Setup of try-zinc:
==> flow/design.v <==
module fpmultiplier (output logic [31:0] product, output logic ready,
		input logic [31:0] a, input logic clock, nreset);
enum {activation, start, loada, loadb, check, special, regularcalculation,carries, final_output}state;
logic [31:0] multi_a, multi_b;
logic [47:0] manti_48bit;
logic [22:0] manti_23bit; 
logic [9:0] expon; 
logic sign;
logic infinite_a,NaN_a,zero_a,infinite_b,NaN_b,zero_b; 
assign  infinite_a = (multi_a[30:23]==8'b11111111)&&(multi_a[22:0]==0);
assign  NaN_a = (multi_a[30:23]==8'b11111111)&&(multi_a[22:0]!=0);
assign  zero_a = (multi_a[30:23]==0);
assign  infinite_b = (multi_b[30:23]==8'b11111111)&&(multi_b[22:0]==0);
assign  NaN_b = (multi_b[30:23]==8'b11111111)&&(multi_b[22:0]!=0);
assign  zero_b = (multi_b[30:23]==0); 
always_ff @(posedge clock, negedge nreset)
if (~nreset)
  begin 
  product <=0;
  multi_a <= 0;
  multi_b <= 0;
  state <= start;
  ready <= 0;
  end
else
begin 
  case (state)
    activation:
           begin
           ready <=1;
           end
    start: 
           begin
           ready <= 0;
           state <= loada;
           end
    loada: 
           begin 
           multi_a <= a;
           state <= loadb;
           end
    loadb: 
           begin
           multi_b <= a;
           state <= check;        
           end
    check:
           begin
           sign <= multi_a[31]^multi_b[31];
           if(NaN_a||infinite_a||zero_a||NaN_b||infinite_b||zero_b)
           state <= special;
           else
           state <= regularcalculation;
           end
    special:
           begin
            state <= final_output;
            if (NaN_a||NaN_b) 
              begin
              expon <= 10'b0011111111;
              manti_23bit <= 1;
              end
            else if (infinite_a||infinite_b) 
              begin
              if (zero_a|zero_b)  
                begin
                expon <= 10'b0011111111;
                manti_23bit <= 1;  
                end
              else 
                begin
                expon <= 10'b0011111111;
                manti_23bit <= 0;
                end
              end
            else 
              begin 
              expon <= 10'b0000000000;
              manti_23bit <= 0;
              end
           end
    regularcalculation:
           begin
           state <= carries;
           sign <= multi_a[31]^multi_b[31];
           manti_48bit <= {1'b1, {multi_a[22:0]}}*{1'b1, {multi_b[22:0]}};
           expon <= {2'b00,multi_a[30:23]}+{2'b00,multi_b[30:23]}-10'd127; 
           end 
    carries:
           begin 
           state <= final_output;
           if (manti_48bit[47]==1)  
             begin
             expon <= expon + 1'b1; 
             manti_48bit <= manti_48bit>>1|{{25{1'b0}},1'b1,{22{1'b0}}}; 
             end
           else
             begin  
             manti_48bit <= manti_48bit|{{25{1'b0}},1'b1,{22{1'b0}}}; 
             end
           end
    final_output:
           begin 
           ready <= 1;
           state <= start;        
           if (NaN_a||infinite_a||zero_a||NaN_b||infinite_b||zero_b)
             product <= {sign,expon[7:0],manti_23bit};
           else if ($signed(expon) >= 255)
             product <= {sign,8'b11111111,23'd0};
           else if ($signed(expon) <= 0)
             product <= {sign,31'd0};
           else 
             product <= {sign,expon[7:0],manti_48bit[45:23]};
           end 
  endcase
end
endmodule
clock: 9.0 ns
lec_check: 0
abc_area: 1
cap_margin: 20
core_margin: 2
core_utilization: 54
cts_cluster_diameter: 279
cts_cluster_size: 98
gpl_routability_driven: 0
place_density: 0.6
setup_slack_margin: 2.45
slew_margin: 20
tns_end_percent: 15
run.sh (not shown) runs the stock make flow with config.mk's settings and CLKGATE_MAP_FILE=.
try-zinc went all the way through the flow, and no timing, DRC or antenna check failed.
## Diff of input files: try-willow against try-zinc
- clearing GPL_ROUTABILITY_DRIVEN, which used to be 0
- clearing CTS_CLUSTER_DIAMETER, which used to be 279
- clearing TNS_END_PERCENT, which used to be 15
- clearing CTS_CLUSTER_SIZE, which used to be 98
- clearing SETUP_SLACK_MARGIN, which used to be 2.45
- swapping 54 for 72 in CORE_UTILIZATION
- swapping 9.0 for 7.86 in the clock period (ns, I/O delays scaled along)
try-zinc has a higher highest attainable clock frequency than try-willow.
As far as number of endpoints failing setup at the final stage goes, try-zinc and try-willow are indistinguishable; the numbers are identical.
Worst slew slack as a fraction of its limit: try-willow worse than try-zinc
Lower worst path setup slack after routing among try-willow and try-zinc: try-willow
The number of buffers other than clock buffers in the final layout reported for try-willow is smaller than that of try-zinc by 53.
Multiplexer area fraction after synthesis came out exactly the same in try-willow and try-zinc.
Diff try-zinc -> try-willow: die size moved down, cell count lost 5.2%, cell area after placement decreased by about 0.6% relative to the old numbers.
#### Input delta (try-garnet over try-willow)
- a change of CORE_UTILIZATION from 72 to 29
- a deleted ABC_AREA that had been 1
- a change of the clock period (ns, I/O delays scaled along) from 7.86 to 8.27
Notes after the runs:
Comparing try-willow and try-garnet, the lower global routing met3 resource utilization is on try-garnet. Comparing count of clock-buffer cells in the layout for try-willow and try-garnet, the bigger number came from try-willow. try-garnet vs. try-willow: count of nets left with antenna violations after detail routing level; minimum setup slack in the final design moved up. Going from try-willow to try-garnet, share of cell area taken by multi-input logic gates up 1.4 points, HPWL after detailed placement down about 11%, sequential cell area flat.
The following lists how try-amber was set up differently from try-garnet:
- CORE_UTILIZATION now 66, was 29
- PLACE_DENSITY no longer set, was 0.6
- SETUP_SLACK_MARGIN now 1.85, previously not set
- the clock period (ns, I/O delays scaled along) now 7.35, was 8.27
[summary]
Diff try-garnet -> try-amber | total power | up by more than 10%. NOTE: number of antenna repair diodes in try-amber exceeds that of try-garnet. The die used by try-amber is smaller than the one used by try-garnet. In the reports for try-garnet and try-amber, the smaller setup slack after layout belongs to try-amber. A worst-path cell with the longest stage delay of dfrtp_1 is what try-garnet shows, while fa_1 belongs to try-amber. Note that the fmax recorded for try-garnet amounts to 0.918 times the value seen in try-amber.
Input changes introduced in try-umber (baseline for comparison: try-amber):
- setting TNS_END_PERCENT to 5 for the first time
- changing CORE_UTILIZATION from 66 to 58
- removing SETUP_SLACK_MARGIN (formerly 1.85)
- setting PLACE_DENSITY to 0.6 for the first time
- changing the clock period (ns, I/O delays scaled along) from 7.35 to 5.93
==> results <==
Of try-amber and try-umber, just one finished clean: try-amber. The layout from try-umber, despite a flow that completed every stage, fails the layout checks, with the failing checks listed as negative setup slack. try-amber → try-umber: number of instances in the placed design now sits higher; first-pass GRT wire length now sits lower; fraction of area in clock buffers and inverters now sits lower. Core footprint: try-umber and try-amber compared, lower one is try-amber. try-umber vs try-amber, logic depth of the worst register-to-register path went down by 8.7%. The routing usage on met2 of try-umber falls short of that of try-amber by 8.0 points.
Modified inputs, try-pepper compared to try-umber
- TNS_END_PERCENT: 5 -> unset
- CORE_UTILIZATION: 58 -> 66
- the clock period (ns, I/O delays scaled along): 5.93 -> 13.4
==> comparison <==
Every stage of the flow completed for try-pepper, and the final layout passed the timing, DRC and antenna checks. try-pepper against try-umber: number of standard cells in the final layout excluding fillers down 324; register-to-register slack up 5.80 ns; part of the power in combinational logic down 0.3 points. try-pepper ends up with a met3 usage in global routing that is 2.2 points higher than in try-umber. Compared with try-umber, try-pepper shows a lower final critical-path share of the clock period. Lower initial antenna violation count goes to try-pepper over try-umber. Relative to try-umber, routed length on met1 decreased by about 8% in try-pepper.
Power and IR drop assume default switching activity.
